Design PIPELINE, start of the top module:
module PIPELINE(input clk,
                input rst,
                input btn,
                input on,
                output [31:0] imem_addr,
                input  [31:0] imem_data,
                output [31:0] dmem_addr,
                output [31:0] dmem_wdata,
                output        dmem_we,
                output        dmem_re,
                input  [31:0] dmem_rdata,
                output        wb_we,
                output [4:0]  wb_reg,
                output [31:0] wb_data);
	wire [31:0] IF_ID_IR_wire;
	wire [31:0] IF_ID_NPC_wire;
	wire [31:0] IF_ID_rs_wire;
	wire [31:0] IF_ID_rt_wire;
	wire [1:0]  ID_EX_WB_wire;
	wire [2:0]  ID_EX_M_wire;
	wire [3:0]  ID_EX_EX_wire;
	wire [31:0] ID_EX_NPC_wire;
	wire [31:0] ID_EX_rdata1out_wire;
	wire [31:0] ID_EX_rdata2out_wire;
	wire [31:0] ID_EX_IR_wire;
	wire [4:0]  ID_EX_instrout_2016_wire;
	wire [4:0]  ID_EX_instrout_1511_wire;
	wire [4:0]  ID_EX_instrout_2521_wire;
	wire [1:0]  EX_MEM_wb_ctlout_wire;
	wire [2:0]  EX_MEM_m_ctlout_wire;
	wire [31:0] EX_MEM_add_result_wire;
	wire        EX_MEM_zero_wire;
	wire [31:0] EX_MEM_alu_result_wire;
	wire [31:0] EX_MEM_rdata2out_wire;
	wire [4:0]  EX_MEM_five_bit_muxout_wire;
	wire        PCSrc_wire;
	wire [4:0]  mem_Write_reg_wire;
	wire [1:0]  mem_control_wb_wire;
	wire [31:0] Read_data_wire;
	wire [31:0] mem_ALU_result_wire;
	wire [31:0] wb_data_wire;
	wire [1:0]  forward_a_sel_wire;
	wire [1:0]  forward_b_sel_wire;
	wire enable_wire;
	wire stall_wire;
	I_FETCH FETCH(
	   .clk(clk),
	   .rst(rst),
  ...
clock: 6.5 ns
lec_check: 0
abc_area: 1
cap_margin: 20
core_margin: 2
core_utilization: 40
gpl_routability_driven: 0
gpl_timing_driven: 0
min_routing_layer: met2
slew_margin: 35
run.sh (not shown) runs the stock make flow with config.mk's settings and CLKGATE_MAP_FILE=.
The starting point never finished: it broke off in 5_1_grt on GRT-0116.
Change:
Settings changed: ABC_AREA 1 to default, CORE_UTILIZATION 40 to 52, GPL_ROUTABILITY_DRIVEN 0 to default, GPL_TIMING_DRIVEN 0 to default, MIN_ROUTING_LAYER met2 to default, SLEW_MARGIN 35 to 20.
Clock period 6.5 ns to 4.15 ns, I/O delays scaled along.
After rerunning: With this change the flow completed and failed the layout checks on negative setup slack; synthesized cell count drops by a quarter to a third; synthesized area drops by a few percent; die area drops by a quarter to a third.
Change:
Settings changed: CORE_UTILIZATION 52 to 72, CTS_CLUSTER_SIZE from default to 40, PLACE_DENSITY from default to 0.66.
Clock period 4.15 ns to 4.98 ns, I/O delays scaled along.
Result: With this change the flow did not get past 5_1_grt. Die size went down by 28%. Synthesized area stays the same. Synthesized cell count does not change.
Change:
Settings changed: CORE_UTILIZATION 72 to 41, CTS_CLUSTER_SIZE 40 to default, PLACE_DENSITY 0.66 to default.
Clock period 4.98 ns to 6.25 ns, I/O delays scaled along.
The new run finished with timing, DRC and antenna clean; die size went up by 75%; area after synthesis does not change; synthesized cell count does not change.

* * *

PIPELINE again, from the RTL that the note above started with.
clock: 4.6 ns
lec_check: 0
abc_area: 0
cap_margin: 20
cell_pad_in_sites_detail_placement: 0
core_margin: 2
core_utilization: 66
cts_cluster_size: 41
max_routing_layer: met4
place_density_lb_addon: 0.01
slew_margin: 25
tns_end_percent: 80
The starting point finished with negative setup slack left.
Change:
--- a/flow/config.mk
+++ b/flow/config.mk
@@ -12,2 +12 @@
-export CORE_UTILIZATION = 66
-export CTS_CLUSTER_SIZE = 41
+export CORE_UTILIZATION = 56
@@ -15 +14 @@
-export PLACE_DENSITY_LB_ADDON = 0.01
+export PLACE_DENSITY = 0.5
@@ -17 +16 @@
-export TNS_END_PERCENT = 80
+export TNS_END_PERCENT = 5
==> flow/constraint.sdc (replaced) <==
create_clock -name core_clock -period 2.11 [get_ports {clk}]
set_input_delay 0.4220 -clock core_clock [delete_from_list [all_inputs] [get_ports {clk}]]
set_output_delay 0.4220 -clock core_clock [all_outputs]
set_load 0.01 [all_outputs]
What happened: The changed run finished but fails on negative setup slack. Non-clock buffer count goes up by 617. Flip-flop count does not change. Combinational power goes up to 2.6 times its value. Design area rose by roughly a tenth. Fmax is lower slightly. Count of clock-buffer cells in the layout went down by 6. Synthesized area stays the same. Core utilization is lower by 5.5 points. Final cell count went up by roughly a tenth.

* * *

Starting RTL as in the previous note.
export LEC_CHECK = 0
export ABC_AREA = 0
export CAP_MARGIN = 20
export CELL_PAD_IN_SITES_DETAIL_PLACEMENT = 0
export CORE_MARGIN = 2
export CORE_UTILIZATION = 66
export CTS_CLUSTER_SIZE = 49
export MAX_ROUTING_LAYER = met4
export PLACE_DENSITY_LB_ADDON = 0.01
export SLEW_MARGIN = 25
export TNS_END_PERCENT = 25
create_clock -name core_clock -period 4.6 [get_ports {clk}]
The starting point finished but failed the layout checks on setup timing.
==> next run, changes <==
==> flow/config.mk (replaced) <==
export PLATFORM = sky130hd
export DESIGN_NAME = PIPELINE
export DESIGN_NICKNAME = PIPELINE
export VERILOG_FILES = /design/flow/design.v
export SDC_FILE = /design/flow/constraint.sdc
export NUM_CORES = 4
export LEC_CHECK = 0
export ABC_AREA = 1
export CAP_MARGIN = 20
export CELL_PAD_IN_SITES_DETAIL_PLACEMENT = 1
export CELL_PAD_IN_SITES_GLOBAL_PLACEMENT = 2
export CORE_MARGIN = 2
export CORE_UTILIZATION = 25
export CTS_CLUSTER_DIAMETER = 337
export HOLD_SLACK_MARGIN = -0.1
export MAX_ROUTING_LAYER = met5
export PLACE_DENSITY_LB_ADDON = 0.01
export SLEW_MARGIN = 5
export TNS_END_PERCENT = 25
What happened: The changed run finished with timing, DRC and antenna clean; clock-buffer cell count grows by 60; maximum frequency is higher by about a fifth; non-clock buffer count rose by 134; setup slack improves by 0.92 ns; via count is higher by a quarter to a third; synthesized cell count rises by well over a third; register-to-register slack improves by 0.92 ns; routed wire length increases by well over a third; combinational power increases by a quarter to a third; final area grows by a little under a tenth.
==> next run, changes <==
==> flow/config.mk (replaced) <==
export PLATFORM = sky130hd
export DESIGN_NAME = PIPELINE
export DESIGN_NICKNAME = PIPELINE
export VERILOG_FILES = /design/flow/design.v
export SDC_FILE = /design/flow/constraint.sdc
export NUM_CORES = 4
export LEC_CHECK = 0
export ABC_AREA = 0
export CAP_MARGIN = 20
export CELL_PAD_IN_SITES_DETAIL_PLACEMENT = 0
export CORE_MARGIN = 2
export CORE_UTILIZATION = 61
export MAX_ROUTING_LAYER = met4
export PLACE_DENSITY_LB_ADDON = 0.01
export SLEW_MARGIN = 25
export TNS_END_PERCENT = 25
=>
- With this change the flow ran to the end with violations: setup timing
- global-route usage goes up by 14 points
- design area goes down by a little under a tenth
- wire length goes down by well over a third
==> next run, changes <==
--- a/flow/config.mk
+++ b/flow/config.mk
@@ -10,7 +10,9 @@
 export CELL_PAD_IN_SITES_DETAIL_PLACEMENT = 0
 export CORE_MARGIN = 2
-export CORE_UTILIZATION = 61
+export CORE_UTILIZATION = 72
+export CTS_CLUSTER_SIZE = 41
 export MAX_ROUTING_LAYER = met4
 export PLACE_DENSITY_LB_ADDON = 0.01
+export SETUP_SLACK_MARGIN = -0.14
 export SLEW_MARGIN = 25
-export TNS_END_PERCENT = 25
+export TNS_END_PERCENT = 80
Now the flow failed in global routing.
Area after synthesis does not change.
Die area went down by 15%.
Synthesized cell count does not change.
==> next run, changes <==
--- a/flow/config.mk
+++ b/flow/config.mk
@@ -9,10 +9,11 @@
 export CAP_MARGIN = 20
 export CELL_PAD_IN_SITES_DETAIL_PLACEMENT = 0
+export CORE_ASPECT_RATIO = 0.52
 export CORE_MARGIN = 2
-export CORE_UTILIZATION = 72
+export CORE_UTILIZATION = 70
 export CTS_CLUSTER_SIZE = 41
 export MAX_ROUTING_LAYER = met4
 export PLACE_DENSITY_LB_ADDON = 0.01
-export SETUP_SLACK_MARGIN = -0.14
+export SETUP_SLACK_MARGIN = 1.35
 export SLEW_MARGIN = 25
 export TNS_END_PERCENT = 80
Outcome: With this change the flow completed and failed the layout checks on setup timing. Die size climbs by 3.0%. Synthesized area stays the same. Synthesized cell count stays the same.

* * *

PIPELINE again, from the RTL that the note above started with.
## PIPELINE
module PIPELINE(input clk,
                input rst,
                input btn,
                input on,
                output [31:0] imem_addr,
                input  [31:0] imem_data,
                output [31:0] dmem_addr,
                output [31:0] dmem_wdata,
                output        dmem_we,
                output        dmem_re,
                input  [31:0] dmem_rdata,
                output        wb_we,
                output [4:0]  wb_reg,
                output [31:0] wb_data);
	wire [31:0] IF_ID_IR_wire;
	wire [31:0] IF_ID_NPC_wire;
	wire [31:0] IF_ID_rs_wire;
	wire [31:0] IF_ID_rt_wire;
	wire [1:0]  ID_EX_WB_wire;
	wire [2:0]  ID_EX_M_wire;
	wire [3:0]  ID_EX_EX_wire;
	wire [31:0] ID_EX_NPC_wire;
	wire [31:0] ID_EX_rdata1out_wire;
	wire [31:0] ID_EX_rdata2out_wire;
	wire [31:0] ID_EX_IR_wire;
	wire [4:0]  ID_EX_instrout_2016_wire;
	wire [4:0]  ID_EX_instrout_1511_wire;
	wire [4:0]  ID_EX_instrout_2521_wire;
	wire [1:0]  EX_MEM_wb_ctlout_wire;
	wire [2:0]  EX_MEM_m_ctlout_wire;
	wire [31:0] EX_MEM_add_result_wire;
	wire        EX_MEM_zero_wire;
	wire [31:0] EX_MEM_alu_result_wire;
	wire [31:0] EX_MEM_rdata2out_wire;
	wire [4:0]  EX_MEM_five_bit_muxout_wire;
	wire        PCSrc_wire;
	wire [4:0]  mem_Write_reg_wire;
	wire [1:0]  mem_control_wb_wire;
	wire [31:0] Read_data_wire;
	wire [31:0] mem_ALU_result_wire;
	wire [31:0] wb_data_wire;
	wire [1:0]  forward_a_sel_wire;
	wire [1:0]  forward_b_sel_wire;
	wire enable_wire;
	wire stall_wire;
	I_FETCH FETCH(
	   .clk(clk),
	   .rst(rst),
	   .stall(stall_wire),
	   .enable(enable_wire),
	   .PCSrc(PCSrc_wire), 
	   .EX_MEM_NPC(EX_MEM_add_result_wire),
	   .imem_data(imem_data),
	   .imem_addr(imem_addr),
	   .IF_ID_IR(IF_ID_IR_wire),
	   .IF_ID_NPC(IF_ID_NPC_wire),
	   .IF_ID_rs(IF_ID_rs_wire),
	   .IF_ID_rt(IF_ID_rt_wire));
	I_DECODE DECODE(
		.clk(clk),
        .rst(rst), 
        .enable(enable_wire),
        .stall(stall_wire),
		.RegWrite(mem_control_wb_wire[1]), 
		.IF_ID_Instr(IF_ID_IR_wire), 
		.IF_ID_NPC(IF_ID_NPC_wire), 
		.MEM_WB_Writereg(mem_Write_reg_wire), 
		.MEM_WB_Writedata(wb_data_wire), 
		.WB(ID_EX_WB_wire), 
  ...
Settings: LEC_CHECK=0, CAP_MARGIN=20, CORE_MARGIN=2, CORE_UTILIZATION=72, CTS_CLUSTER_DIAMETER=376, SLEW_MARGIN=20; clock period 2.0 ns.
The baseline aborted during 5_1_grt with GRT-0116.
Edit:
--- a/flow/config.mk
+++ b/flow/config.mk
@@ -8,5 +8,4 @@
 export CAP_MARGIN = 20
 export CORE_MARGIN = 2
-export CORE_UTILIZATION = 72
-export CTS_CLUSTER_DIAMETER = 376
+export CORE_UTILIZATION = 57
 export SLEW_MARGIN = 20
==> flow/constraint.sdc (replaced) <==
create_clock -name core_clock -period 4.07 [get_ports {clk}]
set_input_delay 0.8140 -clock core_clock [delete_from_list [all_inputs] [get_ports {clk}]]
set_output_delay 0.8140 -clock core_clock [all_outputs]
set_load 0.01 [all_outputs]
- With this change the flow ran to the end with violations: negative setup slack
- synthesized cell count is unchanged
- die area came out higher by 26%
- area after synthesis does not change
Edit:
--- a/flow/config.mk
+++ b/flow/config.mk
@@ -6,6 +6,7 @@
 export NUM_CORES = 4
 export LEC_CHECK = 0
+export ABC_AREA = 1
 export CAP_MARGIN = 20
 export CORE_MARGIN = 2
-export CORE_UTILIZATION = 57
+export CORE_UTILIZATION = 72
 export SLEW_MARGIN = 20
==> flow/constraint.sdc (replaced) <==
create_clock -name core_clock -period 1.75 [get_ports {clk}]
set_input_delay 0.3500 -clock core_clock [delete_from_list [all_inputs] [get_ports {clk}]]
set_output_delay 0.3500 -clock core_clock [all_outputs]
set_load 0.01 [all_outputs]
The new run stopped in 5_1_grt.
Synthesized area goes up by a few percent.
Die size is lower by about a fifth.
Synthesized cell count grows by well over a third.
Edit:
--- a/flow/config.mk
+++ b/flow/config.mk
@@ -6,7 +6,6 @@
 export NUM_CORES = 4
 export LEC_CHECK = 0
-export ABC_AREA = 1
 export CAP_MARGIN = 20
 export CORE_MARGIN = 2
-export CORE_UTILIZATION = 72
+export CORE_UTILIZATION = 40
 export SLEW_MARGIN = 20
==> flow/constraint.sdc (replaced) <==
create_clock -name core_clock -period 3.47 [get_ports {clk}]
set_input_delay 0.6940 -clock core_clock [delete_from_list [all_inputs] [get_ports {clk}]]
set_output_delay 0.6940 -clock core_clock [all_outputs]
set_load 0.01 [all_outputs]
=> With this change the flow produced a layout that fails on negative setup slack. Area after synthesis drops by 3.7%. Synthesized cell count goes down by 35%. Die size came out higher by 72%.

* * *

job 9382:
PIPELINE again, from the RTL that the note above started with.
make LEC_CHECK=0 CAP_MARGIN=20 CORE_MARGIN=2 CORE_UTILIZATION=68 CTS_CLUSTER_SIZE=31 SLEW_MARGIN=20 finish   # period 4.68 ns
Job 9382 -> stages 100% | layout checks FAIL | negative setup slack
Setup changes, job 9382 to job 5110
diff --git a/flow/config.mk b/flow/config.mk
--- a/flow/config.mk
+++ b/flow/config.mk
@@ -8,5 +8,5 @@
 export CAP_MARGIN = 20
 export CORE_MARGIN = 2
-export CORE_UTILIZATION = 68
-export CTS_CLUSTER_SIZE = 31
+export CORE_UTILIZATION = 61
+export SETUP_SLACK_MARGIN = 0.16
 export SLEW_MARGIN = 20
==> flow/constraint.sdc <==
create_clock -name core_clock -period 3.47 [get_ports {clk}]
set_input_delay 0.6940 -clock core_clock [delete_from_list [all_inputs] [get_ports {clk}]]
set_output_delay 0.6940 -clock core_clock [all_outputs]
set_load 0.01 [all_outputs]
- | job 5110 | all stages done | FAIL | negative setup slack |
- Diff job 9382 -> job 5110: area growth from synthesis to final layout up 7.3 points, sequential share of layout area down 2.6 points, non-clock buffer count up 40%, cell resize tally after clock tree synthesis up 392, design internal power up 39%.
- In the reports for job 5110 and job 9382, the larger placer congestion estimate belongs to job 9382.
- The run with more routed wire is job 9382, not job 5110.
- Looking at combinational fraction of design power, job 5110 sits above job 9382.
- Compared with job 9382, job 5110 shows cell count higher by 477.
- Looking only at sequential share of power, and setting everything else aside, the lower value of job 5110 and job 9382 goes to job 5110.
Modified inputs, job 6680 compared to job 5110
diff --git a/flow/config.mk b/flow/config.mk
--- a/flow/config.mk
+++ b/flow/config.mk
@@ -6,7 +6,8 @@
 export NUM_CORES = 4
 export LEC_CHECK = 0
+export ABC_AREA = 1
 export CAP_MARGIN = 20
 export CORE_MARGIN = 2
-export CORE_UTILIZATION = 61
-export SETUP_SLACK_MARGIN = 0.16
+export CORE_UTILIZATION = 59
+export CTS_CLUSTER_SIZE = 94
 export SLEW_MARGIN = 20
==> flow/constraint.sdc <==
create_clock -name core_clock -period 3.01 [get_ports {clk}]
set_input_delay 0.6020 -clock core_clock [delete_from_list [all_inputs] [get_ports {clk}]]
set_output_delay 0.6020 -clock core_clock [all_outputs]
set_load 0.01 [all_outputs]
### Flow results
Job 6680 finished every stage; the final checks, however, were not passed, the failures being negative setup slack. Comparing final setup TNS for job 5110 and job 6680, the bigger number came from job 6680. Comparing the two runs side by side, job 6680 comes out ahead of job 5110 on worst slack on hold paths. The depth of the worst register-to-register path in job 6680 is 1.3 times that in job 5110. Wire: job 6680 routes more than job 5110.
## Diff of input files: job 9118 against job 6680
diff --git a/flow/config.mk b/flow/config.mk
--- a/flow/config.mk
+++ b/flow/config.mk
@@ -6,8 +6,6 @@
 export NUM_CORES = 4
 export LEC_CHECK = 0
-export ABC_AREA = 1
 export CAP_MARGIN = 20
 export CORE_MARGIN = 2
-export CORE_UTILIZATION = 59
-export CTS_CLUSTER_SIZE = 94
+export CORE_UTILIZATION = 63
 export SLEW_MARGIN = 20
==> flow/constraint.sdc <==
create_clock -name core_clock -period 4.98 [get_ports {clk}]
set_input_delay 0.9960 -clock core_clock [delete_from_list [all_inputs] [get_ports {clk}]]
set_output_delay 0.9960 -clock core_clock [all_outputs]
set_load 0.01 [all_outputs]
==> comparison <==
- Ran to the end and failed final checks on negative setup slack: job 9118.
- What the final checks of job 6680 revealed, after a flow that finished every stage, was a layout that fails on negative setup slack.
- Largest combinational cell category by area: multiplexers -> job 9118, AND-OR/OR-AND gates -> job 6680
- Highest clock rate on job 9118 is behind job 6680.
- Job 9118 vs job 6680, worst min-delay path category: reg -> reg vs in -> reg
- | post-synthesis cell type count | higher: job 9118 |
- In the metrics for job 6680 and job 9118, the one carrying the higher non-clock buffer contribution to total cell area is job 6680.
- Job 9118 against job 6680: iteration tally of the first detailed-router pass down 1; via count down about 30%.
- When job 9118 is measured against job 6680, its pin count of the biggest net entering global routing turns out 31% higher.
Power and IR drop assume default switching activity.
